## ember
## SimulatedDevice
module SimulatedDevice(
    input[1:0] global_state,
    input sys_clk,
    input rx,
    output tx,
    input turn_left_signal,
    input turn_right_signal,
    input move_forward_signal,
    input move_backward_signal,
    input place_barrier_signal,
    input destroy_barrier_signal,
    input rst,
    input clutch,
    input throttle,
    input brake,
    input power_on,
    input power_off,
    output front_detector,
    output back_detector,
    output left_detector,
    output right_detector,
    output move_backward_light,
    output move_forward_light,
    output turn_left_light,
    output turn_right_light,
    output power_light,
    output reg [2:0] state_light,
    output reg [3:0] moving_light,
    output [7:0] seg1,
    output [7:0] seg2,
    output [7:0] an
    );
    wire power;
    reg [1:0] state;
    reg [3:0] moving_state;
    wire manual_power;
    wire [1:0] next_state1;
    wire [1:0] next_state2;
    wire [1:0] next_state3;
    wire [3:0] next_moving_state1;
    wire [3:0] next_moving_state2;
    wire [3:0] next_moving_state3;
    wire pl_beacon_sig, de_beacon_sig;
    wire next_power;
    engine en(.global_state(global_state), .clk(sys_clk), .rst(rst), .power_on(power_on), .power_off(power_off), 
    .manual_power(manual_power), .next_power(next_power), .power_light(power_light));
    manual ma(.clk(sys_clk), .rst(rst), .power(power), .global_state(global_state), .state(state), .moving_state(moving_state), .clutch(clutch), 
    .brake(brake), .throttle(throttle), .rgs(move_backward_signal), .left(turn_left_signal), 
    .right(turn_right_signal), .next_state(next_state1), .next_moving_state(next_moving_state1),
    .manual_power(manual_power), .turn_left_light(turn_left_light), .turn_right_light(turn_right_light),
    .seg1(seg1), .seg2(seg2), .an(an));
    semiauto sa(.power(power), .global_state(global_state),
    .detector({front_detector, left_detector, right_detector, back_detector}),
    .state(state), .moving_state(moving_state), .rst(rst), .sys_clk(sys_clk), 
  ...
Size: about 470 flip-flops, about 57 I/O pins, about 0.035 mm² of cells after synthesis.
Settings: LEC_CHECK=0, CAP_MARGIN=30, CELL_PAD_IN_SITES_DETAIL_PLACEMENT=2, CORE_ASPECT_RATIO=0.9, CORE_MARGIN=2, CORE_UTILIZATION=67, CTS_CLUSTER_SIZE=100, GPL_TIMING_DRIVEN=1, HOLD_SLACK_MARGIN=0.09, MAX_ROUTING_LAYER=met5, PLACE_DENSITY_LB_ADDON=0.07, SETUP_SLACK_MARGIN=2.5, SLEW_MARGIN=0; clock period 42.2 ns.
run.sh (not shown) runs the stock make flow with config.mk's settings and CLKGATE_MAP_FILE=.
ember: it failed during detailed placement (3_5_place_dp), and the tool reported DPL-0033.
diff inputs: ember => yarrow
Settings: swapping 0 for 20 in SLEW_MARGIN; clearing HOLD_SLACK_MARGIN, which used to be 0.09; swapping 67 for 41 in CORE_UTILIZATION; swapping 30 for 20 in CAP_MARGIN; clearing PLACE_DENSITY_LB_ADDON, which used to be 0.07; clearing MAX_ROUTING_LAYER, which used to be met5; clearing SETUP_SLACK_MARGIN, which used to be 2.5; clearing CTS_CLUSTER_SIZE, which used to be 100; clearing CORE_ASPECT_RATIO, which used to be 0.9; clearing GPL_TIMING_DRIVEN, which used to be 1; clearing CELL_PAD_IN_SITES_DETAIL_PLACEMENT, which used to be 2; swapping 42.2 for 23.9 in the clock period (ns, I/O delays scaled along).
==> results <==
yarrow ended with every stage complete and zero timing, DRC or antenna violations. What ember reported for last weighted congestion value of the routability-driven placer has to be multiplied by 0.897 to get the figure for yarrow. Summary of yarrow over ember: die height rose by 34%; synthesized area shows no meaningful change; floorplan die width increased by 51 µm relative to the old numbers. yarrow ended up with a higher cell row count than ember did. Compared with ember, in yarrow core outline area went up 63%, floorplan core density now smaller, number of cells in Yosys stat comparable. Measured against ember, the total die size of yarrow comes out at 1.6 times the reference value.

SimulatedDevice again, from the RTL that the note above started with.
// SimulatedDevice
module SimulatedDevice(
    input[1:0] global_state,
    input sys_clk,
    input rx,
    output tx,
    input turn_left_signal,
    input turn_right_signal,
    input move_forward_signal,
    input move_backward_signal,
    input place_barrier_signal,
    input destroy_barrier_signal,
    input rst,
    input clutch,
    input throttle,
    input brake,
    input power_on,
    input power_off,
    output front_detector,
    output back_detector,
    output left_detector,
    output right_detector,
    output move_backward_light,
    output move_forward_light,
    output turn_left_light,
    output turn_right_light,
    output power_light,
    output reg [2:0] state_light,
    output reg [3:0] moving_light,
    output [7:0] seg1,
    output [7:0] seg2,
    output [7:0] an
    );
    wire power;
    reg [1:0] state;
    reg [3:0] moving_state;
    wire manual_power;
    wire [1:0] next_state1;
    wire [1:0] next_state2;
  ...
==> flow/config.mk <==
export PLATFORM = sky130hd
export DESIGN_NAME = SimulatedDevice
export DESIGN_NICKNAME = SimulatedDevice
export VERILOG_FILES = /design/flow/design.v
export SDC_FILE = /design/flow/constraint.sdc
export NUM_CORES = 4
export LEC_CHECK = 0
export CAP_MARGIN = 20
export CELL_PAD_IN_SITES_DETAIL_PLACEMENT = 2
export CORE_MARGIN = 2
export CORE_UTILIZATION = 67
export CTS_CLUSTER_SIZE = 75
export MAX_ROUTING_LAYER = met4
export PLACE_DENSITY_LB_ADDON = 0.07
export SETUP_SLACK_MARGIN = 2.5
export SLEW_MARGIN = 20
==> flow/constraint.sdc <==
create_clock -name core_clock -period 20.7 [get_ports {sys_clk}]
set_input_delay 4.1400 -clock core_clock [delete_from_list [all_inputs] [get_ports {sys_clk}]]
set_output_delay 4.1400 -clock core_clock [all_outputs]
set_load 0.01 [all_outputs]
The baseline failed in 3_5_place_dp.
Rerun with:
==> flow/config.mk (replaced) <==
export PLATFORM = sky130hd
export DESIGN_NAME = SimulatedDevice
export DESIGN_NICKNAME = SimulatedDevice
export VERILOG_FILES = /design/flow/design.v
export SDC_FILE = /design/flow/constraint.sdc
export NUM_CORES = 4
export LEC_CHECK = 0
export ABC_AREA = 1
export CAP_MARGIN = 20
export CORE_MARGIN = 2
export CORE_UTILIZATION = 52
export SLEW_MARGIN = 20
==> flow/constraint.sdc (replaced) <==
create_clock -name core_clock -period 18.9 [get_ports {sys_clk}]
set_input_delay 3.7800 -clock core_clock [delete_from_list [all_inputs] [get_ports {sys_clk}]]
set_output_delay 3.7800 -clock core_clock [all_outputs]
set_load 0.01 [all_outputs]
Effect: The changed run finished with timing, DRC and antenna clean. Die size grows by 20%. Synthesized area fell by 6.3%. Synthesized cell count grows by 8.1%.
Rerun with:
--- a/flow/config.mk
+++ b/flow/config.mk
@@ -10,3 +10,3 @@
 export CORE_MARGIN = 2
-export CORE_UTILIZATION = 52
+export CORE_UTILIZATION = 62
 export SLEW_MARGIN = 20
==> flow/constraint.sdc (replaced) <==
create_clock -name core_clock -period 11.1 [get_ports {sys_clk}]
set_input_delay 2.2200 -clock core_clock [delete_from_list [all_inputs] [get_ports {sys_clk}]]
set_output_delay 2.2200 -clock core_clock [all_outputs]
set_load 0.01 [all_outputs]
The changed run finished but failed the layout checks on setup timing.
Clock power is higher by 63%.
Setup slack loses 5400 ps.
Sequential share of layout area decreases by 4.0 points.
Die area decreases by 16%.
Total power went up by 67%.
Wire length rises by 23%.
Worst hold slack stays flat.

run P:
Starting RTL as in the previous note.
==> flow/design.v (excerpt) <==
module SimulatedDevice(
    input[1:0] global_state,
    input sys_clk,
    input rx,
    output tx,
    input turn_left_signal,
    input turn_right_signal,
    input move_forward_signal,
    input move_backward_signal,
    input place_barrier_signal,
    input destroy_barrier_signal,
    input rst,
    input clutch,
    input throttle,
    input brake,
    input power_on,
    input power_off,
    output front_detector,
    output back_detector,
    output left_detector,
    output right_detector,
    output move_backward_light,
    output move_forward_light,
    output turn_left_light,
    output turn_right_light,
    output power_light,
    output reg [2:0] state_light,
    output reg [3:0] moving_light,
    output [7:0] seg1,
    output [7:0] seg2,
    output [7:0] an
    );
Settings: LEC_CHECK=0, CAP_MARGIN=5, CORE_MARGIN=2, CORE_UTILIZATION=70, CTS_CLUSTER_DIAMETER=136, CTS_CLUSTER_SIZE=80, HOLD_SLACK_MARGIN=-0.09, MAX_ROUTING_LAYER=met4, SLEW_MARGIN=20; clock period 15.1 ns.
Run P terminated abnormally: global routing (5_1_grt) reported GRT-0232.
Setup changes, run P to run Z
- removing HOLD_SLACK_MARGIN (formerly -0.09)
- removing MAX_ROUTING_LAYER (formerly met4)
- changing CORE_UTILIZATION from 70 to 18
- removing CTS_CLUSTER_SIZE (formerly 80)
- removing CTS_CLUSTER_DIAMETER (formerly 136)
- changing CAP_MARGIN from 5 to 20
- changing the clock period (ns, I/O delays scaled along) from 15.1 to 39.5
## What came out
- Run P: GRT-0232 in global routing (5_1_grt) -> run aborted
- Run Z finished end to end and its layout was clean on timing, DRC and antenna.
- Run P -> run Z: multiplexer share of the synthesized area delta 0, exact match
- | core utilization before placement | run Z vs run P | 53 points lower |
- Summary of run Z over run P: total number of H-tree levels now sits higher; die size now sits higher.
- NOTE: post-cts sizing count in run Z falls short of that of run P
- Core box area grows by more than 100% when moving from run P to run Z.
- When the final numbers for run Z and run P were put side by side, the pre-CTS setup slack turned out to be smaller in run P.
- From run P to run Z the numbers moved as follows: distinct cell type count after synthesis has remained practically unchanged, synthesized cell count did not really move.
- Measured against run P, the HPWL after detailed placement of run Z comes out at 0.853 times the reference value.

Starting RTL as in the previous note.
clock: 13.6 ns
lec_check: 0
abc_area: 1
cap_margin: 0
core_margin: 2
core_utilization: 72
cts_cluster_diameter: 233
cts_cluster_size: 48
max_routing_layer: met4
setup_slack_margin: -1.06
slew_margin: 20
The first run did not get past 5_1_grt.
Rerun with:
Settings changed: CAP_MARGIN 0 to 20, CTS_CLUSTER_DIAMETER 233 to 268, CTS_CLUSTER_SIZE 48 to unset, MAX_ROUTING_LAYER met4 to unset, PLACE_DENSITY set to 0.62, SETUP_SLACK_MARGIN -1.06 to -1.04.
With this change the flow finished but failed the layout checks on negative setup slack.
Die area stays the same.
Synthesized area stays the same.
Synthesized cell count stays the same.
Rerun with:
Settings changed: CTS_CLUSTER_DIAMETER 268 to 382, CTS_CLUSTER_SIZE set to 98, PLACE_DENSITY 0.62 to unset, SETUP_SLACK_MARGIN -1.04 to unset.
Clock period 13.6 ns to 11.3 ns, I/O delays scaled along.
Effect: Now the flow stopped in 5_1_grt; synthesized cell count does not change; area after synthesis does not change; die area does not change.
Rerun with:
Settings changed: CAP_MARGIN 20 to 15, CTS_CLUSTER_DIAMETER 382 to 361, CTS_CLUSTER_SIZE 98 to 100, PLACE_DENSITY set to 0.42.
Effect:
- The new run died in 5_1_grt with GRT-0232
- synthesized area is unchanged
- die size does not change
- synthesized cell count is unchanged
Power is estimated from default activity; no workload was simulated.
